==> run B: inputs <==
==> flow/design.v <==
`timescale 1ns / 1ps
module cordic_single_stage #(parameter m = 6, parameter n = 10, parameter iter_length = 4)(clk, x_in, y_in, z_in, i, atan, x_out, y_out, z_out);
	input clk;
	input signed [m + n - 1:0] x_in, y_in, z_in;
	input signed [m + n - 1:0] atan;
	input [iter_length - 1:0] i;
	output reg [m + n - 1:0] x_out, y_out, z_out;
	reg signed [1:0] d;	
	always @(posedge clk) begin
		d = z_in[m + n - 1] == 1'b0 ? 1 : -1;
		x_out <= x_in - d * (y_in >>> i);
		y_out <= y_in + d * (x_in >>> i);
		z_out <= z_in - d * atan;
	end
endmodule
`timescale 1ns / 1ps
module cordic_pipeline(clk, x0, y0, z0, out_x, out_y, out_z);
	parameter M = 6;
	parameter N = 10;
	parameter ITER_BIT = 4;
	parameter ITER_COUNT = 11;
	input clk;
	input signed [M + N - 1:0] x0;
	input signed [M + N - 1:0] y0;
	input signed [M + N - 1:0] z0;
	output signed [M + N - 1:0] out_x;
	output signed [M + N - 1:0] out_y;
	output signed [M + N - 1:0] out_z;
	reg signed [M + N - 1:0] atan_lut [ITER_COUNT:0];
	initial begin
		atan_lut[0] = 16'b0000001100100100;
		atan_lut[1] = 16'b0000000111011010;
		atan_lut[2] = 16'b0000000011111010;
		atan_lut[3] = 16'b0000000001111111;
		atan_lut[4] = 16'b0000000000111111;
		atan_lut[5] = 16'b0000000000011111;
		atan_lut[6] = 16'b0000000000001111;
		atan_lut[7] = 16'b0000000000000111;
		atan_lut[8] = 16'b0000000000000011;
		atan_lut[9] = 16'b0000000000000001;
		atan_lut[10] = 16'b0000000000000000;
		atan_lut[11] = 16'b0000000000000000;
	end
	wire signed [M + N - 1:0] x_values [ITER_COUNT:0];
	wire signed [M + N - 1:0] y_values [ITER_COUNT:0];
	wire signed [M + N - 1:0] z_values [ITER_COUNT:0];
	assign x_values[0] = x0;
	assign y_values[0] = y0;
	assign z_values[0] = z0;
	genvar i;
	generate
		for (i = 0; i < ITER_COUNT; i = i + 1)
			begin
				cordic_single_stage #(.m(M), .n(N), .iter_length(ITER_BIT)) stage (
					 .clk(clk), 
					 .x_in(x_values[i]), 
					 .y_in(y_values[i]), 
					 .z_in(z_values[i]), 
					 .i(i), 
					 .atan(atan_lut[i]), 
					 .x_out(x_values[i + 1]), 
					 .y_out(y_values[i + 1]), 
					 .z_out(z_values[i + 1])
				);
			end
	endgenerate
	assign out_x = x_values[ITER_COUNT];
	assign out_y = y_values[ITER_COUNT];
	assign out_z = z_values[ITER_COUNT];
endmodule
==> flow/run.sh <==
#!/bin/bash
# the make line also repeats each setting of config.mk as NAME=value (left out here)
make -C /OpenROAD-flow-scripts/flow DESIGN_CONFIG=/design/flow/config.mk WORK_HOME=/design/flow/orfs CLKGATE_MAP_FILE= finish
==> flow/config.mk <==
export PLATFORM = sky130hd
export DESIGN_NAME = cordic_pipeline
export DESIGN_NICKNAME = cordic_pipeline
export VERILOG_FILES = /design/flow/design.v
export SDC_FILE = /design/flow/constraint.sdc
export NUM_CORES = 4
export LEC_CHECK = 0
export ABC_AREA = 1
export CAP_MARGIN = 20
export CORE_MARGIN = 2
export CORE_UTILIZATION = 72
export CTS_CLUSTER_SIZE = 74
export HOLD_SLACK_MARGIN = -0.1
export SLEW_MARGIN = 20
==> flow/constraint.sdc <==
create_clock -name core_clock -period 3.21 [get_ports {clk}]
set_input_delay 0.6420 -clock core_clock [delete_from_list [all_inputs] [get_ports {clk}]]
set_output_delay 0.6420 -clock core_clock [all_outputs]
set_load 0.01 [all_outputs]
==> inputs of run F, as changes to run B <==
--- a/flow/config.mk
+++ b/flow/config.mk
@@ -7,8 +7,10 @@
 export LEC_CHECK = 0
-export ABC_AREA = 1
 export CAP_MARGIN = 20
-export CORE_MARGIN = 2
-export CORE_UTILIZATION = 72
-export CTS_CLUSTER_SIZE = 74
-export HOLD_SLACK_MARGIN = -0.1
+export CELL_PAD_IN_SITES_GLOBAL_PLACEMENT = 2
+export CORE_MARGIN = 9
+export CORE_UTILIZATION = 31
+export CTS_CLUSTER_DIAMETER = 184
+export GPL_ROUTABILITY_DRIVEN = 0
+export PLACE_DENSITY_LB_ADDON = 0.17
+export SETUP_SLACK_MARGIN = 0.39
 export SLEW_MARGIN = 20
==> flow/constraint.sdc (replaced) <==
create_clock -name core_clock -period 4.0 [get_ports {clk}]
set_input_delay 0.8000 -clock core_clock [delete_from_list [all_inputs] [get_ports {clk}]]
set_output_delay 0.8000 -clock core_clock [all_outputs]
set_load 0.01 [all_outputs]
==> inputs of run X, as changes to run B <==
--- a/flow/config.mk
+++ b/flow/config.mk
@@ -7,3 +7,2 @@
 export LEC_CHECK = 0
-export ABC_AREA = 1
 export CAP_MARGIN = 20
@@ -11,4 +10,4 @@
 export CORE_UTILIZATION = 72
-export CTS_CLUSTER_SIZE = 74
-export HOLD_SLACK_MARGIN = -0.1
+export PLACE_DENSITY = 0.67
+export SETUP_SLACK_MARGIN = -0.24
 export SLEW_MARGIN = 20
==> flow/constraint.sdc (replaced) <==
create_clock -name core_clock -period 2.29 [get_ports {clk}]
set_input_delay 0.4580 -clock core_clock [delete_from_list [all_inputs] [get_ports {clk}]]
set_output_delay 0.4580 -clock core_clock [all_outputs]
set_load 0.01 [all_outputs]
==> inputs of run C, as changes to run B <==
--- a/flow/config.mk
+++ b/flow/config.mk
@@ -7,8 +7,5 @@
 export LEC_CHECK = 0
-export ABC_AREA = 1
 export CAP_MARGIN = 20
 export CORE_MARGIN = 2
-export CORE_UTILIZATION = 72
-export CTS_CLUSTER_SIZE = 74
-export HOLD_SLACK_MARGIN = -0.1
+export CORE_UTILIZATION = 15
 export SLEW_MARGIN = 20
==> flow/constraint.sdc (replaced) <==
create_clock -name core_clock -period 5.23 [get_ports {clk}]
set_input_delay 1.0460 -clock core_clock [delete_from_list [all_inputs] [get_ports {clk}]]
set_output_delay 1.0460 -clock core_clock [all_outputs]
set_load 0.01 [all_outputs]
==> summary of the runs <==
Run B completed with no timing, DRC or antenna violations. Run C finished clean. Run F finished with timing, DRC and antenna clean. Run X never finished: it broke off in 4_1_cts.
Against run F, the global-route usage of run C is lower by 8.2 points.
Via count, highest first: run B, run F, run C.
The highest die area belongs to run C, the lowest to run X.
The highest worst hold slack belongs to run C, the lowest to run B.
Wire length: run F is smaller than run B (7.8%).
First-iteration DRC count, lowest first: run F, run C, run B.
Cell count, highest first: run C, run B, run F.
==> figures <==
Overall fraction of global-route tracks in use: run F 13.7%; run B 33.2%; run C 5.46%; run X -
Bufs w/o clock: run F 188; run B 160; run C 114; run X -
Register share of the cell area: run F 20.7%; run B 19.8%; run C 20.4%; run X -
Result of the run: run F timing/DRC/antenna clean; run B timing/DRC/antenna clean; run C timing/DRC/antenna clean; run X stopped before the end
Failing step: run F -; run B -; run C -; run X 4_1_cts
Nature of the critical path endpoint: run F register; run B register; run C register; run X -
Post-layout min period: run F 3.50 ns; run B 2.94 ns; run C 4.17 ns; run X -
Inverters: run F 836; run B 1426; run C 836; run X -
Post-route antenna net violation count: run F 0; run B 0; run C 0; run X -
Critical-path cell with the highest stage delay: run F fa_1; run B fa_1; run C dfxtp_1; run X -
Final worst hold slack: run F 0.325 ns; run B 0.324 ns; run C 0.359 ns; run X -
Highest routed layer: run F met4; run B met5; run C met4; run X -
Overall routed net length: run F 107000 um; run B 116000 um; run C 82600 um; run X -
Number of warnings the tools reported: run F 42; run B 41; run C 39; run X -
Synthesized area per cell: run F 8.88 um^2; run B 6.99 um^2; run C 8.88 um^2; run X 8.88 um^2
Synthesized instance count: run F 4996; run B 7043; run C 4996; run X 4996
Stages on worst setup path: run F 14; run B 15; run C 14; run X -
Synthesized cell area: run F 44400 um^2; run B 49200 um^2; run C 44400 um^2; run X 44400 um^2
